==> inputs of run M <==
==> flow/design.v <==
module fpadd (
    clk, reset, start,
    a, b,
    sum, 
    done
);
    input clk, reset, start;
    input [31:0] a, b;
    output [31:0] sum;
    output done;
    reg sign_a, sign_b, sign_r;
    reg [7:0] exp_a, exp_b, exp_r;
	reg [25:0] mant_a, mant_b;
    reg [25:0] mant_r;
	reg [31:0] sum;  
	reg done;
    reg [23:0] mant_sum;
    parameter IDLE = 3'b000;
    parameter SIGN = 3'b001;
    parameter SHIFT = 3'b010;
    parameter ADD = 3'b011;
	parameter RESSIGN = 3'b100;
    parameter NORM = 3'b101;
    parameter SEARCH = 3'b110;
	parameter FIN = 3'b111;
    reg[2:0] pres_state;
	always @(posedge clk) begin
	    if(reset) begin
			exp_a <= 0; exp_b <= 0; exp_r <= 0;
			mant_a <= 0; mant_b <= 0; mant_r <= 0;
			sign_a <= 0; sign_b <= 0; sign_r <= 0;
			done <= 0; sum <= 0; mant_sum <= 0;
    	end
    	else if(start) begin
	    	sign_a <= a[31];
	    	sign_b <= b[31];
			exp_a <= a[30:23];
			exp_b <= b[30:23];
			mant_a <= {3'b001, a[22:0]};  
			mant_b <= {3'b001, b[22:0]};  
	    	done <= 0;
	    	pres_state <= IDLE;
	    end
	    else begin
	    	case(pres_state)
			IDLE:  
	    	begin
		    	if ((exp_a == 8'b0) && (mant_a[22:0] == 22'b0 && mant_a[23] == 1'b1)) begin
					sum <= {sign_b, exp_b, mant_b[22:0]};
					done <= 1;
					pres_state <= FIN;
		    	end
	    		else if ((exp_b == 8'b0) && (mant_b[22:0] == 22'b0 && mant_b[23] == 1'b1)) begin
					sum <= {sign_a, exp_a, mant_a[22:0]};
					done <= 1;
					pres_state <= FIN;
		    	end
				else if (exp_a == 8'b11111111) begin
					sum <= {sign_a, exp_a, mant_a[22:0]};
					done <= 1;
					pres_state <= FIN;
				end
				else if (exp_b == 8'b11111111) begin
					sum <= {sign_b, exp_b, mant_b[22:0]};
					done <= 1;
					pres_state <= FIN;
				end
				else begin
					pres_state <= SIGN;
				end
			end	
			SIGN:  
			begin
				if (sign_a) begin
					mant_a <= ~mant_a + 1;
				end	
				if (sign_b) begin
					mant_b <= ~mant_b + 1;
				end	
				pres_state <= SHIFT;
			end
			SHIFT:  
			begin
				if(exp_a > exp_b) begin
					mant_b <= {sign_b, mant_b[25:1]};  
					exp_b <= exp_b + 1;
					exp_r <= exp_a;
				end
				else if(exp_a < exp_b) begin
					mant_a <= {sign_a, mant_a[25:1]};  
					exp_a <= exp_a + 1;
					exp_r <= exp_b;
				end
				else
					exp_r <= exp_a;
				pres_state <= (exp_a == exp_b) ? ADD : pres_state;
			end
			ADD:  
			begin
				mant_r <= mant_a + mant_b;
				pres_state <= RESSIGN;
			end
			RESSIGN:  
			begin
				if (mant_r[25] == 1) begin
					sign_r <= 1;
					mant_r <= -mant_r;
				end else begin
					sign_r <= 0;
				end
				pres_state <= NORM;
			end
			NORM:  
			begin
				if (mant_r == 0) begin
					exp_r <= 0;
					pres_state <= FIN;
				end else if ((mant_r[24] == 0) && (mant_r[23] == 1)) begin
					pres_state <= FIN;
				end else if (mant_r[24] == 1) begin
					mant_r <= mant_r >> 1;
					exp_r  <= exp_r + 1;
					pres_state <= FIN;
				end else
					pres_state <= SEARCH;
			end
			SEARCH:  
			begin
				if(mant_r[23] != 1) begin
					mant_r <= mant_r << 1;
					exp_r  <= exp_r - 1;
					pres_state <= SEARCH;
				end else
					pres_state <= FIN;
			end
			FIN:
			begin
				if (!done) begin
					sum <= {sign_r, exp_r, {mant_r[22:0]}};
					done <= 1;
				end
			end
			endcase
	    end
	end
endmodule
==> flow/run.sh <==
#!/bin/bash
# the make line also repeats each setting of config.mk as NAME=value (left out here)
make -C /OpenROAD-flow-scripts/flow DESIGN_CONFIG=/design/flow/config.mk WORK_HOME=/design/flow/orfs CLKGATE_MAP_FILE= finish
==> flow/config.mk <==
export PLATFORM = sky130hd
export DESIGN_NAME = fpadd
export DESIGN_NICKNAME = fpadd
export VERILOG_FILES = /design/flow/design.v
export SDC_FILE = /design/flow/constraint.sdc
export NUM_CORES = 4
export LEC_CHECK = 0
export ABC_AREA = 0
export CAP_MARGIN = 5
export CORE_MARGIN = 9
export CORE_UTILIZATION = 55
export CTS_CLUSTER_DIAMETER = 331
export CTS_CLUSTER_SIZE = 98
export GPL_ROUTABILITY_DRIVEN = 0
export PLACE_DENSITY_LB_ADDON = 0.22
export SETUP_SLACK_MARGIN = 0.62
export SLEW_MARGIN = 20
export TNS_END_PERCENT = 70
==> flow/constraint.sdc <==
create_clock -name core_clock -period 2.17 [get_ports {clk}]
set_input_delay 0.4340 -clock core_clock [delete_from_list [all_inputs] [get_ports {clk}]]
set_output_delay 0.4340 -clock core_clock [all_outputs]
set_load 0.01 [all_outputs]
==> run Z: changes against run M <==
- ABC_AREA: 0 -> unset
- CAP_MARGIN: 5 -> 15
- CELL_PAD_IN_SITES_DETAIL_PLACEMENT: unset -> 2
- CORE_MARGIN: 9 -> 5
- CORE_UTILIZATION: 55 -> 40
- CTS_CLUSTER_DIAMETER: 331 -> 121
- CTS_CLUSTER_SIZE: 98 -> unset
- PLACE_DENSITY_LB_ADDON: 0.22 -> unset
- SETUP_SLACK_MARGIN: 0.62 -> unset
- TNS_END_PERCENT: 70 -> unset
==> flow/constraint.sdc (replaced) <==
create_clock -name core_clock -period 2.69 [get_ports {clk}]
set_input_delay 0.5380 -clock core_clock [delete_from_list [all_inputs] [get_ports {clk}]]
set_output_delay 0.5380 -clock core_clock [all_outputs]
set_load 0.01 [all_outputs]
==> results <==
metric	run M	run Z
Run status	did not finish	did not finish
Failing step	global routing	clock tree synthesis
Syn. warnings	1	1
Number of nets in the synthesized netlist	1582	1582
Total instance count after detailed placement	2029	1954
Height of the die	159 um	175 um
Yosys aoi share	0.322	0.322
Most area-hungry cell type in the Yosys netlist	sky130_fd_sc_hd__dfxtp_1	sky130_fd_sc_hd__dfxtp_1
FP Rows	51	60
Die Size	0.0253 mm^2	0.0307 mm^2
Synth Instances	1472	1472
Core area	0.0195 mm^2	0.0270 mm^2
Dpl cell area	0.0149 mm^2	0.0132 mm^2
Total of flip-flops plus latches after synthesis	146	146
Post-Synthesis Mean Instance Area	7.43 um^2	7.43 um^2
Pre-CTS WS	-564 ps	-331 ps
Netlist Area Pre-Place	0.0109 mm^2	0.0109 mm^2
Seq share, synth	0.268	0.268
Starting utilization of the core area	0.560	0.406
Die x size	159 um	175 um
Primary flip-flop cell chosen by synthesis mapping	sky130_fd_sc_hd__dfxtp_1	sky130_fd_sc_hd__dfxtp_1
Ports placed on the boundary	100	100
Post-detail-place hpwl	32000 um	45500 um

========
==> inputs of trial 9 <==
Starts from the design.v that is shown in full above.
clock: 3.66 ns
lec_check: 0
cap_margin: 20
core_margin: 2
core_utilization: 40
slew_margin: 20
run.sh (not shown) runs the stock make flow with config.mk's settings and CLKGATE_MAP_FILE=.
==> trial 4: changes against trial 9 <==
--- a/flow/config.mk
+++ b/flow/config.mk
@@ -5,7 +5,8 @@
 export SDC_FILE = /design/flow/constraint.sdc
 export NUM_CORES = 4
 export LEC_CHECK = 0
+export ABC_AREA = 1
 export CAP_MARGIN = 20
 export CORE_MARGIN = 2
-export CORE_UTILIZATION = 40
+export CORE_UTILIZATION = 70
 export SLEW_MARGIN = 20
==> flow/constraint.sdc (replaced) <==
create_clock -name core_clock -period 2.51 [get_ports {clk}]
set_input_delay 0.5020 -clock core_clock [delete_from_list [all_inputs] [get_ports {clk}]]
set_output_delay 0.5020 -clock core_clock [all_outputs]
set_load 0.01 [all_outputs]
==> trial 83: changes against trial 9 <==
--- a/flow/config.mk
+++ b/flow/config.mk
@@ -7,5 +7,8 @@
 export LEC_CHECK = 0
 export CAP_MARGIN = 20
 export CORE_MARGIN = 2
-export CORE_UTILIZATION = 40
+export CORE_UTILIZATION = 72
+export CTS_CLUSTER_SIZE = 76
+export PLACE_DENSITY = 0.67
+export SETUP_SLACK_MARGIN = 1.21
 export SLEW_MARGIN = 20
==> flow/constraint.sdc (replaced) <==
create_clock -name core_clock -period 4.08 [get_ports {clk}]
set_input_delay 0.8160 -clock core_clock [delete_from_list [all_inputs] [get_ports {clk}]]
set_output_delay 0.8160 -clock core_clock [all_outputs]
set_load 0.01 [all_outputs]
==> results.yml <==
# physical design summary
floorplan:
  core_region_area_mm2: 0.02688
placed_design:
  gp_congestion: 0.9063
  dp.cells: 1832
synthesis:
  topCellsByArea: "dfxtp_1 (27%), ha_1 (4.8%), a21oi_1 (4.8%)"
  avgSynthCellArea_um2: 7.429
sta:
  rsz0062_at_grt: "false"
global_route:
  antenna_found_initial: 0
  grt_pass1_vias: 10344
worst_hold_path:
  whs_endpoint: "sum[24]$_SDFFE_PP0P_"
power:
  ir_drop_mv: 0.2985
outcome:
  status: "timing/DRC/antenna clean"
clocking:
  clock.latency.late_pin_ns: 0.43
cells_and_area:
  fin_cells: 1864
worst_setup_path:
  worstPathMaxFanout: 24
drt:
  wl_met1_um: 17680
That was trial 9.
==> results.yml <==
# physical design summary
outcome:
  status: "timing/DRC/antenna clean"
global_route:
  antenna_found_initial: 0
power:
  ir_drop_mv: 0.5124
sta:
  rsz0062_at_grt: "true"
synthesis:
  topCellsByArea: "dfxtp_1 (27%), ha_1 (4.8%), a21oi_1 (4.8%)"
cells_and_area:
  fin_cells: 1727
drt:
  wl_met1_um: 14780
That was trial 83.
==> results.yml <==
# physical design summary
synthesis:
  avgSynthCellArea_um2: 5.850
clocking:
  clock.latency.late_pin_ns: 0.45
worst_setup_path:
  worstPathMaxFanout: 64
sta:
  relSlewSlack: 0.2760
cells_and_area:
  fin_cells: 2391
placed_design:
  dp.cells: 2355
  gp_congestion: 1.104
power:
  ir_drop_mv: 0.6549
drt:
  wl_met1_um: 15640
floorplan:
  core_region_area_mm2: 0.01712
global_route:
  antenna_found_initial: 1
  grt_pass1_vias: 13395
outcome:
  status: "timing/DRC/antenna clean"
That was trial 4.

========
==> inputs of v16 <==
// fpadd: RTL as listed in full above, without the edits since
==> flow/config.mk <==
export PLATFORM = sky130hd
export DESIGN_NAME = fpadd
export DESIGN_NICKNAME = fpadd
export VERILOG_FILES = /design/flow/design.v
export SDC_FILE = /design/flow/constraint.sdc
export NUM_CORES = 4
export LEC_CHECK = 0
export ABC_AREA = 0
export CAP_MARGIN = 0
export CORE_MARGIN = 2
export CORE_UTILIZATION = 72
export CTS_CLUSTER_DIAMETER = 373
export CTS_CLUSTER_SIZE = 100
export SLEW_MARGIN = 20
export TNS_END_PERCENT = 5
==> flow/constraint.sdc <==
create_clock -name core_clock -period 2.49 [get_ports {clk}]
set_input_delay 0.4980 -clock core_clock [delete_from_list [all_inputs] [get_ports {clk}]]
set_output_delay 0.4980 -clock core_clock [all_outputs]
set_load 0.01 [all_outputs]
==> inputs of v19, as changes to v16 <==
Settings changed: CAP_MARGIN 0 to 20, PLACE_DENSITY set to 0.42, TNS_END_PERCENT 5 to unset.
==> comparison table <==
| metric | v16 | v19 |
|---|---|---|
| Number of enable-type register cells in the synthesized netlist | 1 | 1 |
| Post-placement cell area | 0.0132 sq mm | 0.0133 sq mm |
| Status | aborted with a tool error | aborted with a tool error |
| Failing step | 5_1_grt | 4_1_cts |
| Portion of the post-synthesis area used by sequential elements | 26.8% | 26.8% |
| Placed cell count | 1834 | 1838 |
| Number of cells in the yosys synthesis report | 1472 | 1472 |
| Tally of yosys warning messages | 1 | 1 |
| And+or+nand+nor area frac | 22.6% | 22.6% |
| Xor and xnor area share after synthesis | 3.92% | 3.92% |
| Number of different library cells in the post-synthesis netlist | 78 | 78 |
| RD Place Congestion | 1.03 | 1.05 |
| Number of top-level pins | 100 | 100 |
| Adder-cell area share of the yosys netlist | 4.99% | 4.99% |
| Placeable core region | 0.0150 sq mm | 0.0150 sq mm |
| Floorplan-stage core utilization | 72.7% | 72.7% |
| Placed wire-length estimate after detailed placement | 29.2 mm | 29.4 mm |
| Die Ht | 127 um | 127 um |
| DIE AREA | 0.0162 sq mm | 0.0162 sq mm |
| Share of the synthesized area in the top cell type | 26.5% | 26.5% |
| Die width | 127 um | 127 um |
| Dpl ws | -0.236 ns | -0.220 ns |

========
==> inputs of run H <==
Starts from the design.v that is shown in full above.
Settings: LEC_CHECK=0, ABC_AREA=1, CAP_MARGIN=20, CORE_ASPECT_RATIO=0.5, CORE_MARGIN=2, CORE_UTILIZATION=52, CTS_CLUSTER_DIAMETER=378, CTS_CLUSTER_SIZE=98, PLACE_DENSITY=0.37, SETUP_SLACK_MARGIN=0.09, SLEW_MARGIN=20; clock period 5.0 ns.
==> run P (differences from run H) <==
==> flow/config.mk (replaced) <==
export PLATFORM = sky130hd
export DESIGN_NAME = fpadd
export DESIGN_NICKNAME = fpadd
export VERILOG_FILES = /design/flow/design.v
export SDC_FILE = /design/flow/constraint.sdc
export NUM_CORES = 4
export LEC_CHECK = 0
export ABC_AREA = 0
export CAP_MARGIN = 20
export CORE_MARGIN = 2
export CORE_UTILIZATION = 70
export CTS_CLUSTER_SIZE = 32
export SLEW_MARGIN = 20
export TNS_END_PERCENT = 5
==> flow/constraint.sdc (replaced) <==
create_clock -name core_clock -period 2.51 [get_ports {clk}]
set_input_delay 0.5020 -clock core_clock [delete_from_list [all_inputs] [get_ports {clk}]]
set_output_delay 0.5020 -clock core_clock [all_outputs]
set_load 0.01 [all_outputs]
==> results <==
quantity	run P	run H
Summed standard-cell area reported by yosys	10,900 µm²	12,100 µm²
Post-synth mux share	0.0227	0
Row count	45	39
Core Box Area	15,300 µm²	22,800 µm²
Synth Cell Area	10,900 µm²	12,100 µm²
Run status	did not finish	timing/DRC/antenna clean
Failing step	global routing (5_1_grt)	-
Tally of unique sky130hd cells used after synthesis	78	49
Count of placed standard cells including taps	1,872	2,400
Die outline width	129 µm	220 µm
Worst slack, placed	-0.192 ns	1.54 ns
Chip area	16,600 µm²	24,600 µm²
Cell count after synthesis	1,472	2,067
Last weighted congestion value of the routability-driven placer	1.01	1.01
Post-place instance area	13,400 µm²	13,100 µm²
Seq share, synth	0.268	0.243
XOR/XNOR Area Share	0.0392	0.0282

========
==> job 6942: inputs <==
Starts from the design.v that is shown in full above.
Settings: LEC_CHECK=0, ABC_AREA=1, CAP_MARGIN=40, CORE_MARGIN=2, CORE_UTILIZATION=69, CTS_CLUSTER_DIAMETER=366, CTS_CLUSTER_SIZE=20, GPL_ROUTABILITY_DRIVEN=1, SETUP_SLACK_MARGIN=-0.18, SLEW_MARGIN=20, TNS_END_PERCENT=70; clock period 2.58 ns.
==> job 6553: changes against job 6942 <==
Settings changed: ABC_AREA 1 to 0, CAP_MARGIN 40 to 5, CORE_UTILIZATION 69 to 57, CTS_CLUSTER_DIAMETER 366 to default, PLACE_DENSITY_LB_ADDON from default to 0.22, SETUP_SLACK_MARGIN -0.18 to default.
==> flow/constraint.sdc (replaced) <==
create_clock -name core_clock -period 2.17 [get_ports {clk}]
set_input_delay 0.4340 -clock core_clock [delete_from_list [all_inputs] [get_ports {clk}]]
set_output_delay 0.4340 -clock core_clock [all_outputs]
set_load 0.01 [all_outputs]
==> job 6212: changes against job 6942 <==
Settings changed: ABC_AREA 1 to default, CAP_MARGIN 40 to 20, CORE_UTILIZATION 69 to 21, CTS_CLUSTER_DIAMETER 366 to default, CTS_CLUSTER_SIZE 20 to default, GPL_ROUTABILITY_DRIVEN 1 to default, SETUP_SLACK_MARGIN -0.18 to default, TNS_END_PERCENT 70 to default.
==> flow/constraint.sdc (replaced) <==
create_clock -name core_clock -period 5.2 [get_ports {clk}]
set_input_delay 1.0400 -clock core_clock [delete_from_list [all_inputs] [get_ports {clk}]]
set_output_delay 1.0400 -clock core_clock [all_outputs]
set_load 0.01 [all_outputs]
==> comparison table <==
metric                                                            job 6553                  job 6212                    job 6942
Synthesized netlist net count                                         1582                      1582                        2177
XOR-XNOR Cells, Area Fraction                                        3.92%                     3.92%                       2.82%
Ant diodes                                                               -                         0                           0
Total routed wire length on the met1 layer                               -                   17.8 mm                     16.1 mm
Final clock-cell share                                                   -                     4.50%                       4.19%
Clock slew at reported path FFs                                          -                   0.06 ns                     0.07 ns
Run status                                                  did not finish   complete, no violations  complete, but fails checks
Last stage reached                                                 5_1_grt                         -                           -
Reasons for failing layout checks                                        -                         -                setup timing
Instance count of the mapped netlist                                  1472                      1472                        2067
Number of hold-slack violations in the final timing report               -                         0                           0
Achievable Freq                                                          -                   265 MHz                     371 MHz
Required time at the worst-slack endpoint                                -                   5.52 ns                     2.91 ns
Nature of the critical path startpoint                                   -                  register                    register
Master of the slowest instance on the critical path                      -  sky130_fd_sc_hd__nand2_1    sky130_fd_sc_hd__dfxtp_1
ANT nets after route                                                     -                         0                           0
Wire length on met2                                                      -                   18.3 mm                     18.6 mm
Max power group                                                          -                 registers         combinational logic
Power figures rest on the tool's default switching activity, not on a simulated workload.
